// Cordic
module Cordic(
	input clk, 
	input [12:0] x_0,
	input [12:0] y_0,
	input [12:0] z_0,
	output [12:0] x_N,
	output [12:0] y_N,
	output [12:0] z_N
);
Size: about 26000 um^2 of cells after synthesis.
Settings: LEC_CHECK=0, CAP_MARGIN=25, CELL_PAD_IN_SITES_GLOBAL_PLACEMENT=1, CORE_MARGIN=5, CORE_UTILIZATION=40, CTS_CLUSTER_DIAMETER=107, SLEW_MARGIN=20; clock period 3.2 ns.
run.sh (not shown) runs the stock make flow with config.mk's settings and CLKGATE_MAP_FILE=.
The starting point passed the timing, design-rule and antenna checks.
==> next run, changes <==
- CAP_MARGIN: 25 -> 20
- CELL_PAD_IN_SITES_GLOBAL_PLACEMENT: 1 -> not set
- CORE_MARGIN: 5 -> 2
- CORE_UTILIZATION: 40 -> 56
- CTS_CLUSTER_DIAMETER: 107 -> not set
- CTS_CLUSTER_SIZE: not set -> 39
- SETUP_SLACK_MARGIN: not set -> 0.68
- clock period: 3.2 -> 2.32 ns (I/O delays scaled with it)
With this change the flow finished but fails on negative setup slack.
Non-clock buffer count went up by 789.
Cell count went up by 13%.
Count of clock-buffer cells in the layout went down by 6.
Global-route usage went up by 13 points.

---

The RTL this note starts from:
==> flow/design.v <==
`timescale 1ns / 1ps
module CordicMachine(
	input clk,
	input [12:0] x_0,
	input [12:0] y_0,
	input [12:0] z_0,
	input [31:0] stage,
	output reg [12:0] x_N,
	output reg [12:0] y_N,
	output reg [12:0] z_N
);
	reg [12:0] arctan [12:0];
	initial begin
	arctan[0] = 13'b0101101000000;
	arctan[1] = 13'b0011010100100;
	arctan[2] = 13'b0001110000010;
	arctan[3] = 13'b0000111001000;
	arctan[4] = 13'b0000011100100;
	arctan[5] = 13'b0000001110010;
	arctan[6] = 13'b0000000111001;
	arctan[7] = 13'b0000000011100;
	arctan[8] = 13'b0000000001110;
	arctan[9] = 13'b0000000000111;
	arctan[10] = 13'b0000000000011;
	arctan[11] = 13'b0000000000001;
	arctan[12] = 13'b0000000000000;
	end
	wire signed [12:0] x_s = x_0;
	wire signed [12:0] y_s = y_0;
	wire [12:0] x_sh = x_s >>> stage;
	wire [12:0] y_sh = y_s >>> stage;
	always @(posedge clk) begin
		if (stage != 10) begin
			x_N <= z_0[12] ? x_0 + y_sh : x_0 - y_sh;
			y_N <= z_0[12] ? y_0 - x_sh : y_0 + x_sh;
			z_N <= z_0[12] ? z_0 + arctan[stage] : z_0 - arctan[stage];
		end
	end
endmodule
`timescale 1ns / 1ps
module Cordic(
	input clk, 
	input [12:0] x_0,
	input [12:0] y_0,
	input [12:0] z_0,
	output [12:0] x_N,
	output [12:0] y_N,
	output [12:0] z_N
);
	wire [12:0] x0, y0, z0;
	wire [12:0] x1, y1, z1;
	wire [12:0] x2, y2, z2;
	wire [12:0] x3, y3, z3;
	wire [12:0] x4, y4, z4;
	wire [12:0] x5, y5, z5;
	wire [12:0] x6, y6, z6;
	wire [12:0] x7, y7, z7;
	wire [12:0] x8, y8, z8;
	wire [12:0] x9, y9, z9;
	CordicMachine C1 (.clk(clk), .x_0(x_0), .y_0(y_0), .z_0(z_0), .stage(0), .x_N(x0), .y_N(y0), .z_N(z0));
	CordicMachine C2 (.clk(clk), .x_0(x0), .y_0(y0), .z_0(z0), .stage(1), .x_N(x1), .y_N(y1), .z_N(z1));
	CordicMachine C3 (.clk(clk), .x_0(x1), .y_0(y1), .z_0(z1), .stage(2), .x_N(x2), .y_N(y2), .z_N(z2));
	CordicMachine C4 (.clk(clk), .x_0(x2), .y_0(y2), .z_0(z2), .stage(3), .x_N(x3), .y_N(y3), .z_N(z3));
	CordicMachine C5 (.clk(clk), .x_0(x3), .y_0(y3), .z_0(z3), .stage(4), .x_N(x4), .y_N(y4), .z_N(z4));
	CordicMachine C6 (.clk(clk), .x_0(x4), .y_0(y4), .z_0(z4), .stage(5), .x_N(x5), .y_N(y5), .z_N(z5));
	CordicMachine C7 (.clk(clk), .x_0(x5), .y_0(y5), .z_0(z5), .stage(6), .x_N(x6), .y_N(y6), .z_N(z6));
	CordicMachine C8 (.clk(clk), .x_0(x6), .y_0(y6), .z_0(z6), .stage(7), .x_N(x7), .y_N(y7), .z_N(z7));
	CordicMachine C9 (.clk(clk), .x_0(x7), .y_0(y7), .z_0(z7), .stage(8), .x_N(x8), .y_N(y8), .z_N(z8));
	CordicMachine C10 (.clk(clk), .x_0(x8), .y_0(y8), .z_0(z8), .stage(9), .x_N(x9), .y_N(y9), .z_N(z9));
	assign x_N = x9;
	assign y_N = y9;
	assign z_N = z9;
endmodule
Settings: LEC_CHECK=0, ABC_AREA=1, CAP_MARGIN=0, CELL_PAD_IN_SITES_DETAIL_PLACEMENT=0, CORE_ASPECT_RATIO=1.16, CORE_MARGIN=2, CORE_UTILIZATION=72, CTS_CLUSTER_DIAMETER=353, CTS_CLUSTER_SIZE=79, HOLD_SLACK_MARGIN=-0.02, MIN_ROUTING_LAYER=met1, PLACE_DENSITY_LB_ADDON=0.01, SETUP_SLACK_MARGIN=0.6, SLEW_MARGIN=20; clock period 2.02 ns.
The starting point did not get past clock tree synthesis on DPL-0038.
Next try:
Settings changed: CAP_MARGIN 0 to 20, CELL_PAD_IN_SITES_DETAIL_PLACEMENT 0 to default, CORE_ASPECT_RATIO 1.16 to 1.23, CTS_CLUSTER_DIAMETER 353 to default, CTS_CLUSTER_SIZE 79 to 97, HOLD_SLACK_MARGIN -0.02 to default, MIN_ROUTING_LAYER met1 to default, PLACE_DENSITY_LB_ADDON 0.01 to default, SETUP_SLACK_MARGIN 0.6 to default, TNS_END_PERCENT from default to 10.
Clock period 2.02 ns to 2.39 ns, I/O delays scaled along.
Result: Now the flow finished but failed the layout checks on negative setup slack; synthesized cell count is unchanged; area after synthesis is unchanged; die area barely changes.
Next try:
Settings changed: ABC_AREA 1 to default, CORE_ASPECT_RATIO 1.23 to default, CTS_CLUSTER_SIZE 97 to default, PLACE_DENSITY_LB_ADDON from default to 0.27, TNS_END_PERCENT 10 to 5.
Clock period 2.39 ns to 2.66 ns, I/O delays scaled along.
=> Now the flow aborted during global routing; synthesized cell count fell by a quarter to a third; area after synthesis goes down by roughly a tenth; die size shrinks by roughly a tenth.
Next try:
Settings changed: CORE_UTILIZATION 72 to 53, PLACE_DENSITY_LB_ADDON 0.27 to default, TNS_END_PERCENT 5 to default.
Clock period 2.66 ns to 3.11 ns, I/O delays scaled along.
Now the flow completed with no timing, DRC or antenna violations.
Die area grows by 35%.
Synthesized cell count does not change.
Area after synthesis does not change.
